// top
module top(input clk, rst_raw, up, left, right, down, 
           input [15:0]switches, output dp,a,b,c,d,e,f,g, output [3:0]anode,
           output load_done, output reg fsm_done);
    wire [7:0] A, B;     
    wire [3:0] init_ram_addr, fsm_ram_addr, ram_addr;    
    wire [1:0] rf_w_addr;
    wire rf_w_en;
    wire ram_w_en, init_ram_w_en, fsm_ram_w_en;    
    wire [1:0] reg_r_addr1, reg_r_addr2, reg_r_addr3, reg_r_addr4;
    wire [7:0] init_w_ram_data, fsm_w_ram_data, 
               w_ram_data, r_ram_data;   
    wire acc_en, acc_clear;
    wire done;
    wire [3:0] pp0, pp1;  
    wire [1:0] A1, A2, B1, B2;   
    wire [4:0] acc;  
    wire [4:0] C11, C12, C21, C22;   
    wire up_clean, left_clean, rst, right_clean, down_clean;    
    reg load_en;
    reg load_button;     
    reg start_button;    
    reg C11_button, C12_button, C21_button, C22_button;  
    reg display;     
    debouncer udb(.clk(clk), .raw(up), .clean(up_clean)); 
  ...
Size in the first run: ~1400 cells after synthesis, roughly 36 I/O pins, about 0.011 mm^2 of cells after synthesis.
clock: 7.52 ns
lec_check: 0
abc_area: 1
cap_margin: 25
core_aspect_ratio: 1.42
core_margin: 5
core_utilization: 51
cts_cluster_diameter: 221
gpl_routability_driven: 0
gpl_timing_driven: 1
max_routing_layer: met4
min_routing_layer: met2
place_density_lb_addon: 0.16
setup_slack_margin: 1.44
slew_margin: 30
run.sh (not shown) runs the stock make flow with config.mk's settings and CLKGATE_MAP_FILE=.
Then changed:
- CELL_PAD_IN_SITES_DETAIL_PLACEMENT: default -> 1
- SETUP_SLACK_MARGIN: 1.44 -> 1.49
=>
- die area stays the same
- area after synthesis is unchanged
- first-iteration DRC count went up by a few percent
- clock power went down by a little under a tenth
- global-route usage went up by 6.4 points
- core utilization went down by 0.37 points
- worst setup slack got worse by 130 ps
- via count went up by a few percent
- fmax went down by a few percent
- final cell count is unchanged
Then changed:
- CAP_MARGIN: 25 -> 20
- CELL_PAD_IN_SITES_GLOBAL_PLACEMENT: default -> 0
- CORE_ASPECT_RATIO: 1.42 -> default
- CORE_MARGIN: 5 -> 3
- CORE_UTILIZATION: 51 -> 21
- CTS_CLUSTER_DIAMETER: 221 -> default
- MAX_ROUTING_LAYER: met4 -> default
- PLACE_DENSITY_LB_ADDON: 0.16 -> default
- SETUP_SLACK_MARGIN: 1.49 -> 0.0
- SLEW_MARGIN: 30 -> 20
- TNS_END_PERCENT: default -> 75
- clock period: 7.52 -> 2.79 ns (I/O delays scaled with it)
Result:
- global-route usage drops by 19 points
- count of clock-buffer cells in the layout climbs by 8
- via count drops by 0.56%
- routed wire length climbs by about 1.1%
- final cell count climbs by 24%
- synthesized area stays the same
Then changed:
- CAP_MARGIN: 20 -> 35
- CELL_PAD_IN_SITES_GLOBAL_PLACEMENT: 0 -> 2
- CORE_MARGIN: 3 -> 4
- CORE_UTILIZATION: 21 -> 40
- CTS_CLUSTER_SIZE: default -> 65
- GPL_TIMING_DRIVEN: 1 -> 0
- PLACE_DENSITY_LB_ADDON: default -> 0.04
- SETUP_SLACK_MARGIN: 0.0 -> default
- TNS_END_PERCENT: 75 -> default
- clock period: 2.79 -> 3.21 ns (I/O delays scaled with it)
Outcome:
- sequential share of layout area rose by 1.6 points
- global-route usage rose by 12 points
- power came out lower by 16%
- cell count drops by 14%
- die area goes down by 45%
- sequential cell count stays the same
- via count goes down by about 2.1%
- worst hold slack stays flat
- maximum frequency fell by about 15%

* * *

== v21 ==
top again, from the RTL that the note above started with.
Settings: LEC_CHECK=0, CAP_MARGIN=20, CORE_MARGIN=2, CORE_UTILIZATION=72, CTS_CLUSTER_SIZE=10, SLEW_MARGIN=20; clock period 2.43 ns.
v21 completed every stage of the flow, and the final layout passed the timing, design-rule and antenna checks.
What v3 does differently from v21 at the input level:
# v21
export LEC_CHECK = 0
export CAP_MARGIN = 20
export CORE_MARGIN = 2
export CORE_UTILIZATION = 72
export CTS_CLUSTER_SIZE = 10
export SLEW_MARGIN = 20
create_clock -name core_clock -period 2.43 [get_ports {clk}]
# v3
export LEC_CHECK = 0
export CAP_MARGIN = 20
export CORE_MARGIN = 2
export CORE_UTILIZATION = 40
export SLEW_MARGIN = 20
create_clock -name core_clock -period 4.25 [get_ports {clk}]
Diff v21..v3 | final worst hold slack | negligible
Compared with v21, v3 shows a lower routability-driven placement congestion ratio.
Global-route usage was lower in v3 than in v21.
The power after layout in v21 is 1.9 times that in v3.
Relative to v21, the fraction of met1 tracks used by global routing of v3 is lower by 17 points.
The run with more routed wire is v21, not v3.
Comparing v21 and v3, the higher cell count after placement is on v3.
Relative to v3, the following input files were edited for v22:
# v3
export LEC_CHECK = 0
export CAP_MARGIN = 20
export CORE_MARGIN = 2
export CORE_UTILIZATION = 40
export SLEW_MARGIN = 20
create_clock -name core_clock -period 4.25 [get_ports {clk}]
# v22
export LEC_CHECK = 0
export CAP_MARGIN = 20
export CORE_MARGIN = 2
export CORE_UTILIZATION = 66
export SETUP_SLACK_MARGIN = 1.5
export SLEW_MARGIN = 20
create_clock -name core_clock -period 6.6 [get_ports {clk}]
[summary]
- On worst setup slack: between v22 and v3, it ends up higher for v22.
- v22 against v3: global routing usage summed across all routing layers went up by 9.3 points, number of core rows went down.
- v3 has lower proportion of cell area occupied by registers than v22.
- The fraction of the core area covered by cells at the end of the flow in v22 sits 29 points above the value recorded for v3.
- The lower core area came out of v22.
- Relative to v3, wire length on met1 has gone down in v22.
- There was hardly any difference in fraction of the mapped netlist area in compound gates between v22 and v3.
- Summary of v22 over v3: detailed-routed wire length on met3 down 1.3%; slack of the worst reg-to-reg path +2370 ps; critical-path maximum fanout flat.
Input changes introduced in v45 (baseline for comparison: v22):
# v22
export LEC_CHECK = 0
export CAP_MARGIN = 20
export CORE_MARGIN = 2
export CORE_UTILIZATION = 66
export SETUP_SLACK_MARGIN = 1.5
export SLEW_MARGIN = 20
create_clock -name core_clock -period 6.6 [get_ports {clk}]
# v45
export LEC_CHECK = 0
export CAP_MARGIN = 20
export CORE_MARGIN = 2
export CORE_UTILIZATION = 40
export SLEW_MARGIN = 20
create_clock -name core_clock -period 4.46 [get_ports {clk}]
--- outcome ---
- met2 wire length for v45 is lower than for v22.
- v45 reached the final stage; the timing, design-rule and antenna checks on its layout passed.
- No stage failed in v22, and the final checks on the layout all came back clean.
- Looking only at final cycle utilization of the critical path, and setting everything else aside, the lower value of v45 and v22 goes to v22.
- Net count of the finished layout of v45 is on par with v22.
- v45 vs v22 — power climbed by more than a quarter
- Final HPWL from detailed placement of v45 exceeds that of v22 by a few percent.
- Re residual antenna-violating net count after detailed routing: no difference whatsoever between v45 and v22.
- Number of well-tap cells placed up about 70% in v45 wrt v22
- Level count of the clock H-tree came out exactly the same in v45 and v22.
Power figures rest on the tool's default switching activity, not on a simulated workload.
